==> flow/design.v (excerpt) <==
module measure_sys(
	input            sys_clk,
	input            sys_rst_n,
	input      [7:0] askdemod_data,    
	input      [9:0] fsk_demod,        
	input      [7:0] pskdemod_data,    
	output     [7:0] demod_data,
	output     [7:0] uart_mod_type,
	output    [15:0] uart_demod_fre,
	output     [7:0] uart_mod_depth,
	output reg [7:0] uart_delta_freq
);
clock: 35.1 ns
lec_check: 0
abc_area: 0
cap_margin: 20
core_margin: 2
core_utilization: 70
cts_cluster_diameter: 216
setup_slack_margin: -2.0
slew_margin: 20
run.sh (not shown) runs the stock make flow with config.mk's settings and CLKGATE_MAP_FILE=.
The baseline never finished: it broke off in 5_1_grt.
Next try:
Settings changed: ABC_AREA 0 to 1, CTS_CLUSTER_SIZE set to 91, SETUP_SLACK_MARGIN -2.0 to 5.0, TNS_END_PERCENT set to 5.
Clock period 35.1 ns to 36.2 ns, I/O delays scaled along.
Result:
- The changed run died in 5_1_grt on GRT-0116
- die size came out higher by 1.5%
- synthesized area came out higher by 1.5%
- synthesized cell count rises by 17%

---

== run A ==
measure_sys again, from the RTL that the note above started with.
clock: 77.3 ns
lec_check: 0
abc_area: 1
cap_margin: 0
cell_pad_in_sites_global_placement: 0
core_aspect_ratio: 0.71
core_margin: 2
core_utilization: 70
cts_cluster_size: 90
gpl_routability_driven: 1
hold_slack_margin: 0.29
max_routing_layer: met4
min_routing_layer: met1
place_density_lb_addon: 0.22
setup_slack_margin: 5.0
slew_margin: 20
Run A: no failed stages, no open violations at the end
The inputs of run B differ from those of run A as listed below.
# run A
export LEC_CHECK = 0
export ABC_AREA = 1
export CAP_MARGIN = 0
export CELL_PAD_IN_SITES_GLOBAL_PLACEMENT = 0
export CORE_ASPECT_RATIO = 0.71
export CORE_MARGIN = 2
export CORE_UTILIZATION = 70
export CTS_CLUSTER_SIZE = 90
export GPL_ROUTABILITY_DRIVEN = 1
export HOLD_SLACK_MARGIN = 0.29
export MAX_ROUTING_LAYER = met4
export MIN_ROUTING_LAYER = met1
export PLACE_DENSITY_LB_ADDON = 0.22
export SETUP_SLACK_MARGIN = 5.0
export SLEW_MARGIN = 20
create_clock -name core_clock -period 77.3 [get_ports {sys_clk}]
# run B
export LEC_CHECK = 0
export CAP_MARGIN = 0
export CELL_PAD_IN_SITES_GLOBAL_PLACEMENT = 0
export CORE_ASPECT_RATIO = 0.71
export CORE_MARGIN = 2
export CORE_UTILIZATION = 68
export CTS_CLUSTER_SIZE = 90
export GPL_ROUTABILITY_DRIVEN = 1
export MAX_ROUTING_LAYER = met4
export MIN_ROUTING_LAYER = met1
export PLACE_DENSITY_LB_ADDON = 0.22
export SETUP_SLACK_MARGIN = 5.0
export SLEW_MARGIN = 20
create_clock -name core_clock -period 77.3 [get_ports {sys_clk}]
==> results <==
Per the comparison of run B with run A, area fraction in and, or, nand and nor cells after synthesis shrank by 4.5 points, total power now sits lower, sequential share of layout area level, TritonCTS buffer count -1.
Summary — combinational fraction of the cell area, run B relative to run A: higher, by 4.6 points.
Delta (run B minus run A): power dissipated by switching net loads has decreased, die area has increased.
Worst setup slack after placement for run B is lower than for run A.
Higher netlist area before placement goes to run A over run B.
## Diff of input files: run C against run B
# run B
export LEC_CHECK = 0
export CAP_MARGIN = 0
export CELL_PAD_IN_SITES_GLOBAL_PLACEMENT = 0
export CORE_ASPECT_RATIO = 0.71
export CORE_MARGIN = 2
export CORE_UTILIZATION = 68
export CTS_CLUSTER_SIZE = 90
export GPL_ROUTABILITY_DRIVEN = 1
export MAX_ROUTING_LAYER = met4
export MIN_ROUTING_LAYER = met1
export PLACE_DENSITY_LB_ADDON = 0.22
export SETUP_SLACK_MARGIN = 5.0
export SLEW_MARGIN = 20
create_clock -name core_clock -period 77.3 [get_ports {sys_clk}]
# run C
export LEC_CHECK = 0
export CAP_MARGIN = 20
export CORE_MARGIN = 2
export CORE_UTILIZATION = 40
export SLEW_MARGIN = 20
create_clock -name core_clock -period 62.4 [get_ports {sys_clk}]
==> comparison <==
Average wire per standard cell went down by a little under 10% going from run B to run C.
The sequential fraction of the synthesis area was comparable across run C and run B.
Measured against run C, the clock power of run B comes out at 0.72 times the reference value.
### run C -> run D
# run C
export LEC_CHECK = 0
export CAP_MARGIN = 20
export CORE_MARGIN = 2
export CORE_UTILIZATION = 40
export SLEW_MARGIN = 20
create_clock -name core_clock -period 62.4 [get_ports {sys_clk}]
# run D
export LEC_CHECK = 0
export ABC_AREA = 1
export CAP_MARGIN = 20
export CORE_MARGIN = 2
export CORE_UTILIZATION = 72
export SLEW_MARGIN = 20
create_clock -name core_clock -period 36.8 [get_ports {sys_clk}]
--- outcome ---
Run D: GRT-0116 in 5_1_grt -> run aborted. Summary of run D over run C: instance count of the mapped netlist higher, area fraction in full adders, half adders and majority gates lost 0.37 points, H-tree depth roughly the same, sequential share of the synthesized area now smaller. Summary of run D over run C: flip-flop and latch count after synthesis stayed essentially flat, cell area after placement moved up. Measured against each other, run C and run D differ in compound-gate portion of the synthesized area, the lower figure coming from run D. Run D vs run C: area after synthesis up slightly. Against run C, run D comes in 4.5 points higher on fraction of the mapped netlist area in simple logic gates.
Edits applied to the flow inputs when going from run D to run E:
# run D
export LEC_CHECK = 0
export ABC_AREA = 1
export CAP_MARGIN = 20
export CORE_MARGIN = 2
export CORE_UTILIZATION = 72
export SLEW_MARGIN = 20
create_clock -name core_clock -period 36.8 [get_ports {sys_clk}]
# run E
export LEC_CHECK = 0
export CAP_MARGIN = 20
export CORE_MARGIN = 2
export CORE_UTILIZATION = 40
export SETUP_SLACK_MARGIN = -2.0
export SLEW_MARGIN = 20
create_clock -name core_clock -period 62.4 [get_ports {sys_clk}]
==> comparison <==
Run E: PASS, flow complete, no timing, DRC or antenna violations
Of run D and run E, the lower yosys stat chip area belongs to run E.
Summary of run E over run D: number of resized instances in the post-cts repair step decreased by 593 relative to the old numbers, number of CTS-inserted buffers went up 5.7%.
Against run D, run E reports a area fraction in full adders, half adders and majority gates that is higher.
Between run D and run E, the flow reports die size increasing by more than half.
Comparing the two runs side by side, run E comes out behind run D on floorplan core area.
Cell area after synthesis | run E below run D
Summary of run E over run D: post-placement cell area shows a reduction of 16%, multiplexer share of the synthesized area shows an increase of 3.2 points.
[inputs] run F vs run E
# run E
export LEC_CHECK = 0
export CAP_MARGIN = 20
export CORE_MARGIN = 2
export CORE_UTILIZATION = 40
export SETUP_SLACK_MARGIN = -2.0
export SLEW_MARGIN = 20
create_clock -name core_clock -period 62.4 [get_ports {sys_clk}]
# run F
export LEC_CHECK = 0
export ABC_AREA = 1
export CAP_MARGIN = 20
export CORE_MARGIN = 2
export CORE_UTILIZATION = 69
export SLEW_MARGIN = 20
create_clock -name core_clock -period 46.9 [get_ports {sys_clk}]
## What came out
- Of run F and run E, the higher wire length belongs to run F.
- Between run E and run F, per-instance average area after synthesis decreased.
- The final reports for run F and run E show final instance area higher in the former.
- Multi-input combinational cell area in run F vs run E: down about 3.5%
- Run F: initial antenna violation count 3 above run E
- Compared with run E, run F shows final cell count that has gone up by a few percent.
No activity file was given, so power comes from the tool's default toggle rates.
